==> inputs of raven <==
==> flow/design.v (excerpt) <==
module ICMS(
    input CLK,
    input RST,
    input radar_echo,
    input scan_for_target,
    input [31:0] jet_speed,
    input [31:0] max_safe_distance,
    input [5:0] wind,
    input thunderstorm,
    input [1:0] visibility,
    input signed [7:0] temperature,
    output radar_pulse_trigger,
    output [31:0] distance_to_target,
    output safe_to_engage,
    output threat_detected,
    output emergency_landing_alert,
    output [1:0] ECSU_state,  
    output [1:0] ARTAU_state
);
Settings: LEC_CHECK=0, ABC_AREA=1, CAP_MARGIN=5, CORE_MARGIN=2, CORE_UTILIZATION=72, CTS_CLUSTER_DIAMETER=397, CTS_CLUSTER_SIZE=70, PLACE_DENSITY=0.35, SETUP_SLACK_MARGIN=1.69, SLEW_MARGIN=20; clock period 11.6 ns.
run.sh (not shown) runs the stock make flow with config.mk's settings and CLKGATE_MAP_FILE=.
==> inputs of cedar, as changes to raven <==
Settings changed: CAP_MARGIN 5 to 20, CTS_CLUSTER_DIAMETER 397 to 396, CTS_CLUSTER_SIZE 70 to 97, PLACE_DENSITY 0.35 to not set, SETUP_SLACK_MARGIN 1.69 to 3.39, TNS_END_PERCENT set to 5.
==> flow/constraint.sdc (replaced) <==
create_clock -name core_clock -period 11.4 [get_ports {CLK}]
set_input_delay 2.2800 -clock core_clock [delete_from_list [all_inputs] [get_ports {CLK}]]
set_output_delay 2.2800 -clock core_clock [all_outputs]
set_load 0.01 [all_outputs]
==> summary of the runs <==
- Die area is the same in cedar and raven.
- Synthesized cell count is the same in cedar and raven.
- Synthesized area is the same in cedar and raven.
- raven ended with an error in clock tree synthesis (DPL-0033). cedar did not get past global routing.
==> figures <==
item	raven	cedar
Sequential area share after synthesis	12.3%	12.3%
Total cell area reported by yosys after synthesis	23,700 um^2	23,700 um^2
Post-synthesis cell count from yosys	3,448	3,448
Status	aborted with a tool error	aborted with a tool error
Last stage reached	clock tree synthesis	global routing
Dpl ws	-9800 ps	-10,100 ps
Synthesized area	23,700 um^2	23,700 um^2
Most popular library cell in the synthesized design by count	nand2_1	nand2_1
FFs w/ async S/R, synth	71.8%	71.8%
Gpl congestion	1.01	0.990
Placed instance count	4,461	4,487
Half-perimeter wire length of the detailed placement result	62,300 um	60,700 um
Area fraction in compound gates	10.6%	10.6%
Width of the chip	185 um	185 um
Mux share of post-synthesis cell area	0%	0%
Standard cell area after detailed placement	29,600 um^2	29,200 um^2

* * *

==> run a <==
Starting RTL as in the previous note.
// ICMS
module ICMS(
    input CLK,
    input RST,
    input radar_echo,
    input scan_for_target,
    input [31:0] jet_speed,
    input [31:0] max_safe_distance,
    input [5:0] wind,
    input thunderstorm,
    input [1:0] visibility,
    input signed [7:0] temperature,
    output radar_pulse_trigger,
    output [31:0] distance_to_target,
    output safe_to_engage,
    output threat_detected,
    output emergency_landing_alert,
    output [1:0] ECSU_state,  
    output [1:0] ARTAU_state
);
clock: 11.6 ns
lec_check: 0
abc_area: 1
cap_margin: 20
core_margin: 2
core_utilization: 72
cts_cluster_diameter: 397
cts_cluster_size: 70
place_density: 0.35
setup_slack_margin: 3.0
slew_margin: 20
==> run b (differences from run a) <==
==> flow/config.mk (replaced) <==
export PLATFORM = sky130hd
export DESIGN_NAME = ICMS
export DESIGN_NICKNAME = ICMS
export VERILOG_FILES = /design/flow/design.v
export SDC_FILE = /design/flow/constraint.sdc
export NUM_CORES = 4
export LEC_CHECK = 0
export ABC_AREA = 1
export CAP_MARGIN = 40
export CORE_MARGIN = 2
export CORE_UTILIZATION = 72
export CTS_CLUSTER_SIZE = 95
export PLACE_DENSITY = 0.42
export SETUP_SLACK_MARGIN = 5.0
export SLEW_MARGIN = 20
export TNS_END_PERCENT = 20
==> flow/constraint.sdc (replaced) <==
create_clock -name core_clock -period 24.6 [get_ports {CLK}]
set_input_delay 4.9200 -clock core_clock [delete_from_list [all_inputs] [get_ports {CLK}]]
set_output_delay 4.9200 -clock core_clock [all_outputs]
set_load 0.01 [all_outputs]
==> run c (differences from run a) <==
--- a/flow/config.mk
+++ b/flow/config.mk
@@ -9,8 +9,5 @@
 export CAP_MARGIN = 20
 export CORE_MARGIN = 2
-export CORE_UTILIZATION = 72
-export CTS_CLUSTER_DIAMETER = 397
-export CTS_CLUSTER_SIZE = 70
-export PLACE_DENSITY = 0.35
-export SETUP_SLACK_MARGIN = 3.0
+export CORE_UTILIZATION = 58
+export CTS_CLUSTER_SIZE = 73
 export SLEW_MARGIN = 20
==> flow/constraint.sdc (replaced) <==
create_clock -name core_clock -period 23.5 [get_ports {CLK}]
set_input_delay 4.7000 -clock core_clock [delete_from_list [all_inputs] [get_ports {CLK}]]
set_output_delay 4.7000 -clock core_clock [all_outputs]
set_load 0.01 [all_outputs]
==> comparison table <==
| quantity | run b | run a | run c |
|---|---|---|---|
| Status | finished clean | stopped before the end | finished clean |
| Stage where the flow stopped | - | 4_1_cts | - |
| Number of sequential cells | 110 | - | 110 |
| Number of clock-tree buffers in the layout | 10 | - | 11 |
| Top routing layer in use | met5 | - | met4 |
| Non-filler cells, final | 4165 | - | 4177 |
| Die footprint | 0.03440 sq mm | 0.03440 sq mm | 0.04251 sq mm |
| Time the final worst path needs with I/O delays and setup | 22.94 ns | - | 22.02 ns |
| Via count | 25850 | - | 22320 |
| Max-area cell class | logic gates | - | logic gates |
| Proportion of cell area spent on the clock network | 0.009965 | - | 0.01048 |
| Final Max-Slew Violation Tally | 0 | - | 0 |
| Fraction of the cycle the final worst path needs | 0.9324 | - | 0.9370 |
| Met2 wire len | 36.14 mm | - | 29.80 mm |
| Global-route met1 utilization | 0.4817 | - | 0.3803 |
| CP max-delay cell | sky130_fd_sc_hd__fa_1 | - | sky130_fd_sc_hd__fa_2 |
| Number of buffers inserted during clock tree synthesis | 9 | - | 9 |
| End point of the worst hold path | artau_inst.distance1[22]$_DFFE_PP0P_ | - | artau_inst.distance1[21]$_DFFE_PP0P_ |
| Critical Path End Type | flip-flop | - | flip-flop |
| Proportion of cell area occupied by registers | 0.1020 | - | 0.1073 |
| Final setup slack of the worst path | 1.662 ns | - | 1.480 ns |
| Clock edge transition at the registers on the reported setup and hold paths | 0.09 ns | - | 0.09 ns |
| Critical register-to-register path startpoint | artau_inst.elapsed_time[4]$_DFFE_PP0N_ | - | artau_inst.elapsed_time[5]$_DFFE_PP0N_ |

* * *

==> indigo <==
==> flow/design.v <==
`timescale 1us / 1ps
module ARTAU(
    input radar_echo,
    input scan_for_target,
    input [31:0] jet_speed,
    input [31:0] max_safe_distance,
    input RST,
    input CLK,
    output reg radar_pulse_trigger,
    output reg [31:0] distance_to_target,
    output reg threat_detected,
    output reg [1:0] ARTAU_state
);
reg [31:0] distance1;   
reg [31:0] distance2;   
reg [11:0] elapsed_time;   
reg have_prev;          
parameter c0 = 300000000;   
parameter radar_pulse_duration = 300;   
parameter max_listen_time = 2000;   
parameter assess_timeout = 3000;   
wire [40:0] echo_product = c0 * elapsed_time;
wire [40:0] echo_distance = echo_product / 2000;
wire [11:0] elapsed_ms = elapsed_time / 1000;
wire [44:0] predicted_distance = distance2 + jet_speed * elapsed_ms;
always @(posedge CLK or posedge RST) begin
    if (RST) begin
        ARTAU_state <= 2'b00;   
        radar_pulse_trigger <= 0;
        distance_to_target <= 0;
        threat_detected <= 0;
        distance1 <= 0;
        elapsed_time <= 0;
        have_prev <= 0;
    end else begin
        case (ARTAU_state)
            2'b00:   
                if (scan_for_target) begin
                    radar_pulse_trigger <= 1;
                    ARTAU_state <= 2'b01;   
                end
            2'b01:   
                if (elapsed_time < radar_pulse_duration) begin
                    radar_pulse_trigger <= 1;
                    elapsed_time <= elapsed_time + 100;   
                end else begin
                    radar_pulse_trigger <= 0;
                    elapsed_time <= 0;
                    ARTAU_state <= 2'b10;   
                end
            2'b10:   
                if (elapsed_time < max_listen_time) begin
                    if (radar_echo) begin
                        distance1 <= distance2;
                        distance2 <= echo_distance[31:0];
                        elapsed_time <= 0;
                        if (have_prev) begin
                            ARTAU_state <= 2'b11;   
                        end else begin
                            have_prev <= 1;
                            radar_pulse_trigger <= 1;
                            ARTAU_state <= 2'b01;   
                        end
                    end else begin
                        elapsed_time <= elapsed_time + 100;
                    end
                end else begin
                    ARTAU_state <= 2'b00;
                    radar_pulse_trigger <= 0;
                    distance_to_target <= 0;
                    threat_detected <= 0;
                    elapsed_time <= 0;
                    have_prev <= 0;
                end
            2'b11:   
                if (elapsed_time < assess_timeout) begin
                    distance_to_target <= distance2;
                    threat_detected <= (predicted_distance < distance1) && distance2 < max_safe_distance;
                    if (scan_for_target) begin
                        radar_pulse_trigger <= 1;
                        elapsed_time <= 0;
                        ARTAU_state <= 2'b01;   
                    end else begin
                        elapsed_time <= elapsed_time + 100;
                    end
                end else begin
                    ARTAU_state <= 2'b00;
                    radar_pulse_trigger <= 0;
                    distance_to_target <= 0;
                    threat_detected <= 0;
                    elapsed_time <= 0;
                    have_prev <= 0;
                end
        endcase
    end
end
endmodule
module ECSU(
    input CLK,
    input RST,
    input thunderstorm,
    input [5:0] wind,
    input [1:0] visibility,
    input signed [7:0] temperature,
    output reg severe_weather,
    output reg emergency_landing_alert,
    output reg [1:0] ECSU_state
);
    parameter ALL_CLEAR = 2'b00;
    parameter CAUTION = 2'b01;
    parameter HIGH_ALERT = 2'b10;
    parameter EMERGENCY = 2'b11;
    reg [1:0] current_state, next_state;
    always @(posedge CLK or posedge RST) begin
        if (RST) begin
            current_state <= ALL_CLEAR;
        end else begin
            current_state <= next_state;
        end
    end
    always @(*) begin
        severe_weather = (current_state == HIGH_ALERT) || (current_state == EMERGENCY);
        emergency_landing_alert = (current_state == EMERGENCY);
        ECSU_state = current_state;
    end
    always @(*) begin
        next_state = current_state;
        case (current_state)
            ALL_CLEAR: begin
                if (wind >= 11 && wind <= 15)  
                    next_state = CAUTION;
                else if (visibility == 2'b01)  
                    next_state = CAUTION;
                else if (thunderstorm || wind > 15 || temperature > 35 || temperature < -35 || visibility == 2'b11) begin
                    next_state = HIGH_ALERT;
                end
            end
            CAUTION: begin
                if (wind <= 10 && visibility == 2'b00)  
                    next_state = ALL_CLEAR;
                else if (thunderstorm || wind > 15 || temperature > 35 || temperature < -35 || visibility == 2'b11) begin
                    next_state = HIGH_ALERT;
                end
            end
            HIGH_ALERT: begin
                if (temperature < -40 || temperature > 40 || wind > 20) begin
                    next_state = EMERGENCY;
                end else if (!thunderstorm && wind <= 10 && temperature >= -35 && temperature <= 35 && visibility != 2'b11) begin
                    next_state = CAUTION;
                end
            end
            EMERGENCY: begin
            end
        endcase
    end
endmodule
`timescale 1us / 1ps
module ICMS(
    input CLK,
    input RST,
    input radar_echo,
    input scan_for_target,
    input [31:0] jet_speed,
    input [31:0] max_safe_distance,
    input [5:0] wind,
    input thunderstorm,
    input [1:0] visibility,
    input signed [7:0] temperature,
    output radar_pulse_trigger,
    output [31:0] distance_to_target,
    output safe_to_engage,
    output threat_detected,
    output emergency_landing_alert,
    output [1:0] ECSU_state,  
    output [1:0] ARTAU_state
);
   wire severe_weather;
   ARTAU artau_inst (
       .radar_echo(radar_echo),
       .scan_for_target(scan_for_target),
       .jet_speed(jet_speed),
       .max_safe_distance(max_safe_distance),
       .RST(RST),
       .CLK(CLK),
       .radar_pulse_trigger(radar_pulse_trigger),
       .distance_to_target(distance_to_target),
       .threat_detected(threat_detected),
       .ARTAU_state(ARTAU_state)
   );
   ECSU ecsu_inst (
       .CLK(CLK),
       .RST(RST),
       .thunderstorm(thunderstorm),
       .wind(wind),
       .visibility(visibility),
       .temperature(temperature),
       .severe_weather(severe_weather),
       .emergency_landing_alert(emergency_landing_alert),
       .ECSU_state(ECSU_state)
   );
   assign safe_to_engage = (threat_detected) && (!severe_weather);
endmodule
==> flow/run.sh <==
#!/bin/bash
# the make line also repeats each setting of config.mk as NAME=value (left out here)
make -C /OpenROAD-flow-scripts/flow DESIGN_CONFIG=/design/flow/config.mk WORK_HOME=/design/flow/orfs CLKGATE_MAP_FILE= finish
==> flow/config.mk <==
export PLATFORM = sky130hd
export DESIGN_NAME = ICMS
export DESIGN_NICKNAME = ICMS
export VERILOG_FILES = /design/flow/design.v
export SDC_FILE = /design/flow/constraint.sdc
export NUM_CORES = 4
export LEC_CHECK = 0
export ABC_AREA = 1
export CAP_MARGIN = 30
export CELL_PAD_IN_SITES_GLOBAL_PLACEMENT = 2
export CORE_ASPECT_RATIO = 1.06
export CORE_MARGIN = 2
export CORE_UTILIZATION = 40
export CTS_CLUSTER_SIZE = 68
export SLEW_MARGIN = 20
export TNS_END_PERCENT = 25
==> flow/constraint.sdc <==
create_clock -name core_clock -period 26.8 [get_ports {CLK}]
set_input_delay 5.3600 -clock core_clock [delete_from_list [all_inputs] [get_ports {CLK}]]
set_output_delay 5.3600 -clock core_clock [all_outputs]
set_load 0.01 [all_outputs]
==> inputs of xenon, as changes to indigo <==
ABC_AREA = default   (was 1)
CAP_MARGIN = 20   (was 30)
CELL_PAD_IN_SITES_GLOBAL_PLACEMENT = default   (was 2)
CORE_ASPECT_RATIO = default   (was 1.06)
CORE_UTILIZATION = 58   (was 40)
CTS_CLUSTER_SIZE = default   (was 68)
TNS_END_PERCENT = 5   (was 25)
==> flow/constraint.sdc (replaced) <==
create_clock -name core_clock -period 19.1 [get_ports {CLK}]
set_input_delay 3.8200 -clock core_clock [delete_from_list [all_inputs] [get_ports {CLK}]]
set_output_delay 3.8200 -clock core_clock [all_outputs]
set_load 0.01 [all_outputs]
==> inputs of violet, as changes to indigo <==
ABC_AREA = default   (was 1)
CAP_MARGIN = 20   (was 30)
CELL_PAD_IN_SITES_GLOBAL_PLACEMENT = default   (was 2)
CORE_ASPECT_RATIO = default   (was 1.06)
CORE_UTILIZATION = 67   (was 40)
CTS_CLUSTER_SIZE = 73   (was 68)
SETUP_SLACK_MARGIN = 5.0   (was default)
TNS_END_PERCENT = default   (was 25)
==> flow/constraint.sdc (replaced) <==
create_clock -name core_clock -period 30.4 [get_ports {CLK}]
set_input_delay 6.0800 -clock core_clock [delete_from_list [all_inputs] [get_ports {CLK}]]
set_output_delay 6.0800 -clock core_clock [all_outputs]
set_load 0.01 [all_outputs]
==> inputs of delta, as changes to indigo <==
ABC_AREA = default   (was 1)
CAP_MARGIN = 20   (was 30)
CELL_PAD_IN_SITES_GLOBAL_PLACEMENT = default   (was 2)
CORE_ASPECT_RATIO = default   (was 1.06)
CORE_UTILIZATION = 71   (was 40)
CTS_CLUSTER_SIZE = 33   (was 68)
TNS_END_PERCENT = default   (was 25)
==> flow/constraint.sdc (replaced) <==
create_clock -name core_clock -period 25.8 [get_ports {CLK}]
set_input_delay 5.1600 -clock core_clock [delete_from_list [all_inputs] [get_ports {CLK}]]
set_output_delay 5.1600 -clock core_clock [all_outputs]
set_load 0.01 [all_outputs]
==> summary of the runs <==
In synthesized area, xenon and violet do not differ.
Against xenon, the sequential share of layout area of indigo is higher by 2.8 points.
In indigo the register-to-register slack is higher than in violet, by 0.92 ns.
Setup slack: xenon < delta < violet < indigo.
Cell area, highest first: xenon, violet, delta, indigo.
delta ran to the end with violations: negative setup slack. xenon finished but failed the layout checks on negative setup slack. indigo finished clean. violet passed the timing, DRC and antenna checks.
Between indigo and delta, the lower critical path depth is in delta (gap 64).
==> figures <==
	violet	indigo	delta	xenon
Result of the run	complete, no violations	complete, no violations	failed layout checks	failed layout checks
Violated checks	-	-	negative setup slack	negative setup slack
HPWL after detailed placement	60200 microns	55600 microns	62100 microns	70500 microns
Die area	38400 sq um	61200 sq um	36300 sq um	44300 sq um
Gpl congestion	1.02	0.900	1.12	0.980
Worst Max-Slew Pin Slew	1.20 ns	0.895 ns	1.21 ns	1.18 ns
Cell total after placement	3601	4339	3847	4504
Synthesis area per yosys	24700 sq um	23700 sq um	24700 sq um	24700 sq um
Detail-routed net length per standard cell	25.8 microns	14.8 microns	29.0 microns	19.4 microns
Final instance area	32300 sq um	26100 sq um	32200 sq um	34900 sq um
Area fraction in xor and xnor cells	6.12%	5.15%	6.12%	6.12%
Grt met3 use	7.80%	1.60%	10.5%	4.74%
Top-count cell post-synth	ha_1	nand2_1	ha_1	ha_1
